== P ==
## axi_slave
module axi_slave #(
    parameter AXI_ID_WD   = 2,
    parameter AXI_DATA_WD = 32,
    parameter AXI_ADDR_WD = 32,
    parameter AXI_STRB_WD = 4
    )(
    input                      S_AXI_ACLK,
    input                      S_AXI_ARESETN,
    input  [AXI_ADDR_WD-1 : 0] S_AXI_AWADDR,
    input  [AXI_ID_WD-1   : 0] S_AXI_AWID,
    input  [1 : 0]             S_AXI_AWBURST,
    input  [2 : 0]             S_AXI_AWSIZE,
    input  [7 : 0]             S_AXI_AWLEN,
    input                      S_AXI_AWVALID,
    output                     S_AXI_AWREADY,
    input  [AXI_DATA_WD-1 : 0] S_AXI_WDATA,
    input  [AXI_STRB_WD-1 : 0] S_AXI_WSTRB,
    input                      S_AXI_WLAST,
    input                      S_AXI_WVALID,
    output                     S_AXI_WREADY,
    output [AXI_ID_WD-1   : 0] S_AXI_BID,
    output [1 : 0]             S_AXI_BRESP,
    output                     S_AXI_BVALID,
    input                      S_AXI_BREADY,
    input  [AXI_ADDR_WD-1 : 0] S_AXI_ARADDR,
    input  [AXI_ID_WD-1   : 0] S_AXI_ARID,
    input  [1 : 0]             S_AXI_ARBURST,
    input  [2 : 0]             S_AXI_ARSIZE,
    input  [7 : 0]             S_AXI_ARLEN,
    input                      S_AXI_ARVALID,
    output                     S_AXI_ARREADY,
    output [AXI_DATA_WD-1 : 0] S_AXI_RDATA,
    output                     S_AXI_RLAST,
    output [AXI_ID_WD-1   : 0] S_AXI_RID,
    output [1 : 0]             S_AXI_RRESP,
    output                     S_AXI_RVALID,
    input                      S_AXI_RREADY
    );
For scale: about 2100 flip-flops.
Settings: LEC_CHECK=0, ABC_AREA=1, CAP_MARGIN=20, CELL_PAD_IN_SITES_DETAIL_PLACEMENT=0, CELL_PAD_IN_SITES_GLOBAL_PLACEMENT=1, CORE_MARGIN=5, CORE_UTILIZATION=30, CTS_CLUSTER_DIAMETER=219, GPL_TIMING_DRIVEN=0, HOLD_SLACK_MARGIN=0.19, MAX_ROUTING_LAYER=met5, MIN_ROUTING_LAYER=met2, PLACE_DENSITY=0.5, SETUP_SLACK_MARGIN=-0.63, SLEW_MARGIN=20; clock period 6.82 ns.
run.sh (not shown) runs the stock make flow with config.mk's settings and CLKGATE_MAP_FILE=.
No crash in P: every stage finished, but the layout fails its final checks due to setup timing.
Input changes introduced in Q (baseline for comparison: P):
# P
export LEC_CHECK = 0
export ABC_AREA = 1
export CAP_MARGIN = 20
export CELL_PAD_IN_SITES_DETAIL_PLACEMENT = 0
export CELL_PAD_IN_SITES_GLOBAL_PLACEMENT = 1
export CORE_MARGIN = 5
export CORE_UTILIZATION = 30
export CTS_CLUSTER_DIAMETER = 219
export GPL_TIMING_DRIVEN = 0
export HOLD_SLACK_MARGIN = 0.19
export MAX_ROUTING_LAYER = met5
export MIN_ROUTING_LAYER = met2
export PLACE_DENSITY = 0.5
export SETUP_SLACK_MARGIN = -0.63
export SLEW_MARGIN = 20
create_clock -name core_clock -period 6.82 [get_ports {S_AXI_ACLK}]
# Q
export LEC_CHECK = 0
export ABC_AREA = 1
export CAP_MARGIN = 20
export CELL_PAD_IN_SITES_DETAIL_PLACEMENT = 2
export CELL_PAD_IN_SITES_GLOBAL_PLACEMENT = 4
export CORE_MARGIN = 2
export CORE_UTILIZATION = 30
export CTS_CLUSTER_DIAMETER = 219
export GPL_TIMING_DRIVEN = 0
export MAX_ROUTING_LAYER = met4
export MIN_ROUTING_LAYER = met2
export PLACE_DENSITY = 0.5
export SETUP_SLACK_MARGIN = -0.63
export SLEW_MARGIN = 20
create_clock -name core_clock -period 10.0 [get_ports {S_AXI_ACLK}]
==> results <==
- Nothing crashed in Q and all stages finished; the problem is that the final layout failed, the offending checks being setup timing.
- The lower sequential fraction of total cell area came out of P.
- The standard cells in Q occupy less silicon area than those in P do.
- Compared with P, Q shows global-route met3 utilization higher by 6.8 points.
- Post-detailed-placement cell area: Q vs P, no meaningful difference
- Q: fraction of area in multi-input gates lower than P
- Q vs. P: clock network fraction of design power went up by 1.4 points.
- Compared with P, Q shows a higher global-route usage.

* * *

== try-yarrow ==
axi_slave again, from the RTL that the note above started with.
Settings: LEC_CHECK=0, CAP_MARGIN=20, CELL_PAD_IN_SITES_DETAIL_PLACEMENT=0, CELL_PAD_IN_SITES_GLOBAL_PLACEMENT=4, CORE_MARGIN=2, CORE_UTILIZATION=44, PLACE_DENSITY=0.5, SLEW_MARGIN=20; clock period 3.31 ns.
try-yarrow ran in full, but the layout does not pass; the checks complain about negative setup slack.
--- input diff try-yarrow..try-raven ---
- CORE_UTILIZATION: 44 -> 24
- CELL_PAD_IN_SITES_DETAIL_PLACEMENT: 0 -> 2
- the clock period (ns, I/O delays scaled along): 3.31 -> 8.57
Findings:
try-raven | stages: all done | timing, DRC, antenna: all pass. Sort try-yarrow and try-raven by core utilization at floorplan asc -> top: try-raven. Against try-yarrow, try-raven comes in about 14% higher on global-route wire length before repair. Taking try-yarrow as the reference, in try-raven detailed router's first-iteration violation count went down 1,112, final clock period utilization by the worst path went down 55 points.
Edits applied to the flow inputs when going from try-raven to try-amber:
- PLACE_DENSITY: 0.5 -> unset
- CELL_PAD_IN_SITES_DETAIL_PLACEMENT: 2 -> 0
- CORE_UTILIZATION: 24 -> 53
- the clock period (ns, I/O delays scaled along): 8.57 -> 4.92
### Flow results
Of try-amber and try-raven, it is try-amber that has the lower global-route wire length before repair.
try-amber ended with more proportion of power drawn by combinational gates than try-raven.
For the final tally of setup violations, try-amber came in 32 higher than try-raven did.
Layout checks on try-amber: not met. Flow itself completed; violations: antenna violations, negative setup slack.
Between try-amber and try-raven, routed length per instance is lower for try-raven, try-amber comes in above that.
Final area of try-raven is on par with try-amber.

* * *

Setup of red:
axi_slave again, from the RTL that the note above started with.
clock: 5.85 ns
lec_check: 0
cap_margin: 20
cell_pad_in_sites_detail_placement: 0
cell_pad_in_sites_global_placement: 4
core_margin: 2
core_utilization: 47
place_density: 0.5
slew_margin: 20
Input changes introduced in blue (baseline for comparison: red):
- a change of CORE_UTILIZATION from 47 to 54
- a change of CELL_PAD_IN_SITES_GLOBAL_PLACEMENT from 4 to 1
- an added CTS_CLUSTER_SIZE of 99
- a change of the clock period (ns, I/O delays scaled along) from 5.85 to 3.31
Findings:
| blue | all stages done | FAIL | negative setup slack |. In the flow results for blue and red, the internal portion of total power is larger on blue. Taking red as the reference, in blue number of global-route vias before repair went up, worst hold slack -0.032 ns, met3 track demand over resource rose 2.2 points. Count of clock-buffer cells in the layout (blue over red): decrease, 29.
[inputs] green vs blue
- CORE_UTILIZATION now 64, was 54
- CTS_CLUSTER_SIZE no longer set, was 99
- SETUP_SLACK_MARGIN now 2.52, previously not set
- the clock period (ns, I/O delays scaled along) now 11.1, was 3.31
--- outcome ---
green completed; timing, DRC and antenna clean
The power share of the combinational group in green was lower than what blue gave.
Relative to blue, post-CTS repair timing setup buffer count decreased by 46 in green.
Note that the routed wire length recorded for blue amounts to 1.10 times the value seen in green.
green reports a higher utilization after layout than blue does.
blue → green: clock-cell share of area now larger; total power per unit cell area has decreased; clock group share of total power went up 1.9 points; starting density of the core moved up.
Number of clock buffers in the layout went down slightly going from blue to green.
Compared to blue, green has post-synthesis to final-layout area growth 9.4 points lower.
The following lists how orange was set up differently from green:
- setting CTS_CLUSTER_DIAMETER to 349 for the first time
- changing CORE_UTILIZATION from 64 to 72
- removing SETUP_SLACK_MARGIN (formerly 2.52)
- changing CELL_PAD_IN_SITES_GLOBAL_PLACEMENT from 1 to 0
- changing the clock period (ns, I/O delays scaled along) from 11.1 to 4.77
Results
[orange] flow finished | final checks: failed | reasons: negative setup slack
Number of endpoints failing setup at the final stage in orange is 32 higher than in green
orange vs. green: power of the sequential group went up about 130%, share of total power in sequential cells fell 1.8 points, share of total power in the clock network lower.
Against green, orange comes in 2 higher on number of diodes.
Relative to green, summed area of non-filler cells in the final layout has increased by about 4% in orange.
The final clock period utilization by the worst path number comes out higher for orange vs green.
orange has less setup slack than green.
Looking at die extent in y across orange and green, the one that comes out lower is orange.
Power is estimated from default activity; no workload was simulated.
